==> nickel: inputs <==
==> flow/design.v <==
module atan
(
    input                       clk         ,
    input                       rst_n       ,
    input                       trig        ,
    output                      vld         ,
    input       signed  [16:0]  para_in     ,
    output  reg signed  [11:0]  atany            
);
reg                     run_latch   ;
reg             [3:0]   cnt         ;
reg     signed  [18:0]  tmp1        ;
reg     signed  [18:0]  tmp2        ;
wire    signed  [19:0]  y0          ;
reg     signed  [19:0]  xr          ;
reg     signed  [19:0]  yr          ;
reg     signed  [19:0]  x2          ;
reg     signed  [19:0]  y2          ;
always @(posedge clk or negedge rst_n)
begin
    if (!rst_n)
        run_latch <= 1'b0;
    else
    begin
        if (trig)
            run_latch <= 1'b1;
        else if (cnt == 4'd9)
            run_latch <= 1'b0;
    end
end
always @(posedge clk or negedge rst_n)
begin
    if (!rst_n)
        cnt <= 4'd0;
    else
    begin
        if (run_latch)
            cnt <= cnt + 4'd1;
        else
            cnt <= 4'd0;
    end
end
assign vld = (cnt == 4'd10);
assign y0 = para_in<<2;
always @(*)
begin
    if (run_latch)
    begin
        case(cnt)
            4'd0:
            begin
                tmp1 = y2>>>1;
                tmp2 = x2>>>1;
            end
            4'd1:
            begin
                tmp1 = y2>>>2;
                tmp2 = x2>>>2;
            end
            4'd2:
            begin
                tmp1 = y2>>>3;
                tmp2 = x2>>>3;
            end
            4'd3:
            begin
                tmp1 = y2>>>4;
                tmp2 = x2>>>4;
            end
            4'd4:
            begin
                tmp1 = y2>>>5;
                tmp2 = x2>>>5;
            end
            4'd5:
            begin
                tmp1 = y2>>>6;
                tmp2 = x2>>>6;
            end
            4'd6:
            begin
                tmp1 = y2>>>7;
                tmp2 = x2>>>7;
            end
            4'd7:
            begin
                tmp1 = y2>>>8;
                tmp2 = x2>>>8;
            end
            4'd8:
            begin
                tmp1 = y2>>>9;
                tmp2 = x2>>>9;
            end
            4'd9:
            begin
                tmp1 = y2>>>10;
                tmp2 = x2>>>10;
            end
            default:     
            begin
                tmp1 = 19'd0;
                tmp2 = 19'd0;
            end
        endcase
    end
    else
    begin
        tmp1 = 19'd0;
        tmp2 = 19'd0;
    end
end
always @(*)
begin
    if (run_latch)
    begin
        if ((x2[19] == y2[19]) | (x2 == 20'd0) | (y2 == 20'd0))
        begin
            xr = x2 + tmp1;
            yr = y2 - tmp2;
        end
        else
        begin
            xr = x2 - tmp1;
            yr = y2 + tmp2;
        end
    end
    else
    begin
        xr = 20'd0;
        yr = 20'd0;
    end
end
always @(posedge clk or negedge rst_n)
begin
    if (!rst_n)
    begin
        x2 <= 20'd0;
        y2 <= 20'd0;
    end
    else
    begin
        if (trig)
        begin
            if (~para_in[16]) 
            begin
                x2 <= 20'd1024 + y0;
                y2 <= y0 - 20'd1024;
            end
            else  
            begin
                x2 <= 20'd1024 - y0;
                y2 <= y0 + 20'd1024;
            end
        end
        else if (run_latch)
        begin
            x2 <= xr;
            y2 <= yr;
        end
    end
end
always @(posedge clk or negedge rst_n)
begin
    if (!rst_n)
        atany <= 12'd0;
    else 
    begin
        if (trig)
        begin
            if (~para_in[16]) 
                atany <= 12'd804;
            else 
                atany <= 12'd3292;
        end
        else if (run_latch)
        begin
            case (cnt)
                4'd0: 
                begin
                    if ((x2[19] == y2[19]) | (x2 == 20'd0) | (y2 == 20'd0))
                        atany <= atany + 12'd475;
                    else
                        atany <= atany - 12'd475;
                end
                4'd1: 
                begin
                    if ((x2[19] == y2[19]) | (x2 == 20'd0) | (y2 == 20'd0)) 
                        atany <= atany + 12'd251;
                    else
                        atany <= atany - 12'd251;
                end
                4'd2: 
                begin
                    if ((x2[19] == y2[19]) | (x2 == 20'd0) | (y2 == 20'd0)) 
                        atany <= atany + 12'd127;
                    else
                        atany <= atany - 12'd127;
                end
                4'd3: 
                begin
                    if ((x2[19] == y2[19]) | (x2 == 20'd0) | (y2 == 20'd0))
                        atany <= atany + 12'd64;
                    else
                        atany <= atany - 12'd64;
                end
                4'd4: 
                begin
                    if ((x2[19] == y2[19]) | (x2 == 20'd0) | (y2 == 20'd0))
                        atany <= atany + 12'd32;
                    else
                        atany <= atany - 12'd32;
                end
                4'd5: 
                begin
                    if ((x2[19] == y2[19]) | (x2 == 20'd0) | (y2 == 20'd0))
                        atany <= atany + 12'd16;
                    else
                        atany <= atany - 12'd16;
                end
                4'd6: 
                begin
                    if ((x2[19] == y2[19]) | (x2 == 20'd0) | (y2 == 20'd0))
                        atany <= atany + 12'd8;
                    else
                        atany <= atany - 12'd8;
                end
                4'd7: 
                begin
                    if ((x2[19] == y2[19]) | (x2 == 20'd0) | (y2 == 20'd0))
                        atany <= atany + 12'd4;
                    else
                        atany <= atany - 12'd4;
                end
                4'd8: 
                begin
                    if ((x2[19] == y2[19]) | (x2 == 20'd0) | (y2 == 20'd0))
                        atany <= atany + 12'd2;
                    else
                        atany <= atany - 12'd2;
                end
                4'd9: 
                begin
                    if ((x2[19] == y2[19]) | (x2 == 20'd0) | (y2 == 20'd0))
                        atany <= atany + 12'd1;
                    else
                        atany <= atany - 12'd1;
                end
            endcase
        end
    end
end
endmodule
==> flow/run.sh <==
#!/bin/bash
# the make line also repeats each setting of config.mk as NAME=value (left out here)
make -C /OpenROAD-flow-scripts/flow DESIGN_CONFIG=/design/flow/config.mk WORK_HOME=/design/flow/orfs CLKGATE_MAP_FILE= finish
==> flow/config.mk <==
export PLATFORM = sky130hd
export DESIGN_NAME = atan
export DESIGN_NICKNAME = atan
export VERILOG_FILES = /design/flow/design.v
export SDC_FILE = /design/flow/constraint.sdc
export NUM_CORES = 4
export LEC_CHECK = 0
export ABC_AREA = 1
export CAP_MARGIN = 20
export CORE_MARGIN = 2
export CORE_UTILIZATION = 70
export CTS_CLUSTER_DIAMETER = 57
export CTS_CLUSTER_SIZE = 49
export PLACE_DENSITY = 0.73
export SETUP_SLACK_MARGIN = 0.88
export SLEW_MARGIN = 20
==> flow/constraint.sdc <==
create_clock -name core_clock -period 3.1 [get_ports {clk}]
set_input_delay 0.6200 -clock core_clock [delete_from_list [all_inputs] [get_ports {clk}]]
set_output_delay 0.6200 -clock core_clock [all_outputs]
set_load 0.01 [all_outputs]
==> inputs of garnet, as changes to nickel <==
ABC_AREA = default   (was 1)
CAP_MARGIN = 0   (was 20)
CORE_MARGIN = 3   (was 2)
CORE_UTILIZATION = 58   (was 70)
CTS_CLUSTER_DIAMETER = 261   (was 57)
CTS_CLUSTER_SIZE = 73   (was 49)
SETUP_SLACK_MARGIN = 1.08   (was 0.88)
==> flow/constraint.sdc (replaced) <==
create_clock -name core_clock -period 9.13 [get_ports {clk}]
set_input_delay 1.8260 -clock core_clock [delete_from_list [all_inputs] [get_ports {clk}]]
set_output_delay 1.8260 -clock core_clock [all_outputs]
set_load 0.01 [all_outputs]
==> insert_results.sql <==
-- flow metrics import
INSERT INTO impl_metrics (metric_group, metric, value, unit) VALUES
('logic_synthesis', 'top_logic_kind', 'simple AND/OR/NAND/NOR gates', ''),
('logic_synthesis', 'synthAdderAreaFrac', '9.88', '%'),
('status', 'stage_where_the_flow_stopped', 'detailed placement', ''),
('logic_synthesis', 'synth_xor_xnor_area_share', '6.22', '%'),
('status', 'run.stop_error', '[ERROR DPL-0033] detailed placement checks failed during check placement.', ''),
('floorplanning', 'core-area', '14600', 'um^2'),
('status', 'run_status', 'did not finish', '');
Source of the figures above: nickel

==> insert_results.sql <==
-- flow metrics import
INSERT INTO impl_metrics (metric_group, metric, value, unit) VALUES
('logic_synthesis', 'ys.warnings.count', '1', ''),
('status', 'run_status', 'complete, no violations', ''),
('timing', 'max_freq', '168', 'MHz'),
('floorplanning', 'core-area', '16800', 'um^2'),
('logic_synthesis', 'top_logic_kind', 'AND-OR/OR-AND gates', ''),
('logic_synthesis', 'synthAdderAreaFrac', '10.3', '%'),
('logic_synthesis', 'synth_xor_xnor_area_share', '8.90', '%'),
('detailed_routing', 'detail_route.wl_per_cell', '22.6', 'um');
Source of the figures above: garnet


---

==> inputs of onyx <==
Starts from the design.v that is shown in full above.
clock: 3.72 ns
lec_check: 0
cap_margin: 5
cell_pad_in_sites_global_placement: 3
core_margin: 2
core_utilization: 39
cts_cluster_size: 55
setup_slack_margin: 0.23
slew_margin: 20
run.sh (not shown) runs the stock make flow with config.mk's settings and CLKGATE_MAP_FILE=.
==> inputs of lagoon, as changes to onyx <==
Settings changed: ABC_AREA from default to 1, CAP_MARGIN 5 to 20, CELL_PAD_IN_SITES_GLOBAL_PLACEMENT 3 to default, CORE_UTILIZATION 39 to 72, CTS_CLUSTER_DIAMETER from default to 371, CTS_CLUSTER_SIZE 55 to 15, PLACE_DENSITY_LB_ADDON from default to 0.01, SETUP_SLACK_MARGIN 0.23 to default.
==> flow/constraint.sdc (replaced) <==
create_clock -name core_clock -period 2.82 [get_ports {clk}]
set_input_delay 0.5640 -clock core_clock [delete_from_list [all_inputs] [get_ports {clk}]]
set_output_delay 0.5640 -clock core_clock [all_outputs]
set_load 0.01 [all_outputs]
==> inputs of fjord, as changes to onyx <==
Settings changed: ABC_AREA from default to 1, CAP_MARGIN 5 to 40, CELL_PAD_IN_SITES_GLOBAL_PLACEMENT 3 to default, CORE_ASPECT_RATIO from default to 1.66, CORE_MARGIN 2 to 3, CORE_UTILIZATION 39 to 70, CTS_CLUSTER_DIAMETER from default to 261, CTS_CLUSTER_SIZE 55 to 73, GPL_TIMING_DRIVEN from default to 0, HOLD_SLACK_MARGIN from default to 0.24, PLACE_DENSITY from default to 0.73, SETUP_SLACK_MARGIN 0.23 to 1.08.
==> flow/constraint.sdc (replaced) <==
create_clock -name core_clock -period 9.13 [get_ports {clk}]
set_input_delay 1.8260 -clock core_clock [delete_from_list [all_inputs] [get_ports {clk}]]
set_output_delay 1.8260 -clock core_clock [all_outputs]
set_load 0.01 [all_outputs]
==> flow_summary.yaml <==
# yosys + openroad results
synthesis:
  top_cells_by_count: "nand2_1 (414), inv_1 (195), nor2_1 (194)"
  area_leaders: "nand2_1 (15%), dfrtp_1 (14%), ha_1 (8.2%), nand3_1 (7.6%), inv_1 (6.9%)"
  ys_area_um2: 10560
  logic_family: "simple AND/OR/NAND/NOR gates"
  fp_nets: 1916
status:
  error: "Error: detail_place.tcl, 38 bad optional access"
  outcome: "stopped before the end"
  stop_stage: "detailed placement"
the above is filed under lagoon

==> flow_summary.yaml <==
# yosys + openroad results
status:
  stop_stage: "global routing"
  outcome: "stopped before the end"
  error: "[ERROR GRT-0116] Global routing finished with congestion. Check the congestion regions in the DRC Viewer."
synthesis:
  ys_area_um2: 10560
  logic_family: "simple AND/OR/NAND/NOR gates"
  edf_count: 0
  top_cells_by_count: "nand2_1 (414), inv_1 (195), nor2_1 (194)"
  area_leaders: "nand2_1 (15%), dfrtp_1 (14%), ha_1 (8.2%), nand3_1 (7.6%), inv_1 (6.9%)"
the above is filed under fjord

==> flow_summary.yaml <==
# yosys + openroad results
final_timing:
  setup_violations: 37
  fin_ws_ns: -0.9133
status:
  check.faults: "negative setup slack"
  outcome: "complete, but fails checks"
cells_and_area:
  fin_util: 0.6392
synthesis:
  top_cells_by_count: "nand2_1 (132), a21oi_1 (117), o21ai_0 (102)"
  logic_family: "AND-OR/OR-AND gates"
  area_leaders: "dfrtp_1 (14%), ha_1 (8.5%), xnor2_1 (5.9%), a21oi_1 (5.8%), o21ai_0 (5.0%)"
  ys_seq_share: 0.1407
  ys_area_um2: 10140
  fp_nets: 1491
route:
  maxUsedRoutingLayer: "met5"
the above is filed under onyx


---

==> sierra: inputs <==
Starts from the design.v that is shown in full above.
==> flow/config.mk <==
export PLATFORM = sky130hd
export DESIGN_NAME = atan
export DESIGN_NICKNAME = atan
export VERILOG_FILES = /design/flow/design.v
export SDC_FILE = /design/flow/constraint.sdc
export NUM_CORES = 4
export LEC_CHECK = 0
export ABC_AREA = 1
export CAP_MARGIN = 20
export CORE_MARGIN = 2
export CORE_UTILIZATION = 70
export CTS_CLUSTER_DIAMETER = 371
export SLEW_MARGIN = 20
==> flow/constraint.sdc <==
create_clock -name core_clock -period 2.82 [get_ports {clk}]
set_input_delay 0.5640 -clock core_clock [delete_from_list [all_inputs] [get_ports {clk}]]
set_output_delay 0.5640 -clock core_clock [all_outputs]
set_load 0.01 [all_outputs]
==> inputs of pepper, as changes to sierra <==
CTS_CLUSTER_DIAMETER = 57   (was 371)
CTS_CLUSTER_SIZE = 49   (was unset)
PLACE_DENSITY = 0.35   (was unset)
SETUP_SLACK_MARGIN = 0.88   (was unset)
==> flow/constraint.sdc (replaced) <==
create_clock -name core_clock -period 3.1 [get_ports {clk}]
set_input_delay 0.6200 -clock core_clock [delete_from_list [all_inputs] [get_ports {clk}]]
set_output_delay 0.6200 -clock core_clock [all_outputs]
set_load 0.01 [all_outputs]
==> impl_metrics.json <==
{
  "status": "aborted with a tool error",
  "lastStage": "clock tree synthesis (4_1_cts)",
  "tool.error": "[ERROR DPL-0038] Utilization greater than 100%, impossible to legalize",
  "dp.cells": 2372,
  "top_area_cell": "nand2_1",
  "place_area_sq_mm": 0.0142,
  "gp_congestion": 1.13,
  "die-area_sq_mm": 0.0161,
  "dp_hpwl_mm": 43.3,
  "simple_gate_area_share_pct": 35.4,
  "synthMuxAreaShare_pct": 0
}
The numbers above come from sierra.

==> impl_metrics.json <==
{
  "status": "aborted with a tool error",
  "lastStage": "detailed placement (3_5_place_dp)",
  "tool.error": "[ERROR DPL-0033] detailed placement checks failed during check placement.",
  "syn_avg_cell_area_sq_um": 5.81,
  "ys_types": 50,
  "synthMuxAreaShare_pct": 0,
  "gp_congestion": 1.20,
  "simple_gate_area_share_pct": 35.4,
  "top_area_cell": "nand2_1",
  "die-area_sq_mm": 0.0161
}
The numbers above come from pepper.


---

==> build 31 <==
Starts from the design.v that is shown in full above.
make LEC_CHECK=0 ABC_AREA=1 CAP_MARGIN=40 CELL_PAD_IN_SITES_DETAIL_PLACEMENT=0 CORE_ASPECT_RATIO=0.6 CORE_MARGIN=10 CORE_UTILIZATION=51 CTS_CLUSTER_SIZE=73 GPL_ROUTABILITY_DRIVEN=0 GPL_TIMING_DRIVEN=0 HOLD_SLACK_MARGIN=0.19 MIN_ROUTING_LAYER=met2 PLACE_DENSITY=0.66 SETUP_SLACK_MARGIN=0.28 SLEW_MARGIN=10 TNS_END_PERCENT=70 finish   # period 4.28 ns
==> inputs of build 79, as changes to build 31 <==
==> flow/config.mk (replaced) <==
export PLATFORM = sky130hd
export DESIGN_NAME = atan
export DESIGN_NICKNAME = atan
export VERILOG_FILES = /design/flow/design.v
export SDC_FILE = /design/flow/constraint.sdc
export NUM_CORES = 4
export LEC_CHECK = 0
export ABC_AREA = 0
export CAP_MARGIN = 20
export CORE_MARGIN = 2
export CORE_UTILIZATION = 40
export CTS_CLUSTER_DIAMETER = 210
export CTS_CLUSTER_SIZE = 99
export GPL_ROUTABILITY_DRIVEN = 0
export HOLD_SLACK_MARGIN = -0.09
export SETUP_SLACK_MARGIN = -0.29
export SLEW_MARGIN = 20
export TNS_END_PERCENT = 15
==> flow/constraint.sdc (replaced) <==
create_clock -name core_clock -period 6.0 [get_ports {clk}]
set_input_delay 1.2000 -clock core_clock [delete_from_list [all_inputs] [get_ports {clk}]]
set_output_delay 1.2000 -clock core_clock [all_outputs]
set_load 0.01 [all_outputs]
==> inputs of trial 81, as changes to build 31 <==
==> flow/config.mk (replaced) <==
export PLATFORM = sky130hd
export DESIGN_NAME = atan
export DESIGN_NICKNAME = atan
export VERILOG_FILES = /design/flow/design.v
export SDC_FILE = /design/flow/constraint.sdc
export NUM_CORES = 4
export LEC_CHECK = 0
export ABC_AREA = 1
export CAP_MARGIN = 20
export CORE_MARGIN = 2
export CORE_UTILIZATION = 66
export CTS_CLUSTER_DIAMETER = 382
export PLACE_DENSITY = 0.35
export SETUP_SLACK_MARGIN = 1.15
export SLEW_MARGIN = 20
==> flow/constraint.sdc (replaced) <==
create_clock -name core_clock -period 5.16 [get_ports {clk}]
set_input_delay 1.0320 -clock core_clock [delete_from_list [all_inputs] [get_ports {clk}]]
set_output_delay 1.0320 -clock core_clock [all_outputs]
set_load 0.01 [all_outputs]
==> Changelog: implementation <==
### Implementation results

- Die W: 163 microns
- # resized after CTS: 0
- # Post-CTS Setup Buffers: 0
- Core ar.: 25000 sq um
- Port bufs: 32
- Status: complete, no violations
- Starting Density: 0.405
- Xor/xnor share: 0.0890
(the above is from build 79)
==> Changelog: implementation <==
### Physical design

- Status: aborted with a tool error
- Die W: 206 microns
- Core ar.: 20200 sq um
- # resized after CTS: ~250
- Failed at: 5_1_grt
- # Post-CTS Setup Buffers: 66
- Xor/xnor share: 0.0622
- Port bufs: 27
- Tool Error: [ERROR GRT-0116] Global routing finished with congestion. Check the congestion regions in the DRC Viewer.
(the above is from build 31)
==> Changelog: implementation <==
### Implementation results

- Die W: 131 microns
- # resized after CTS: 90
- Core ar.: 15800 sq um
- Status: complete, no violations
(the above is from trial 81)
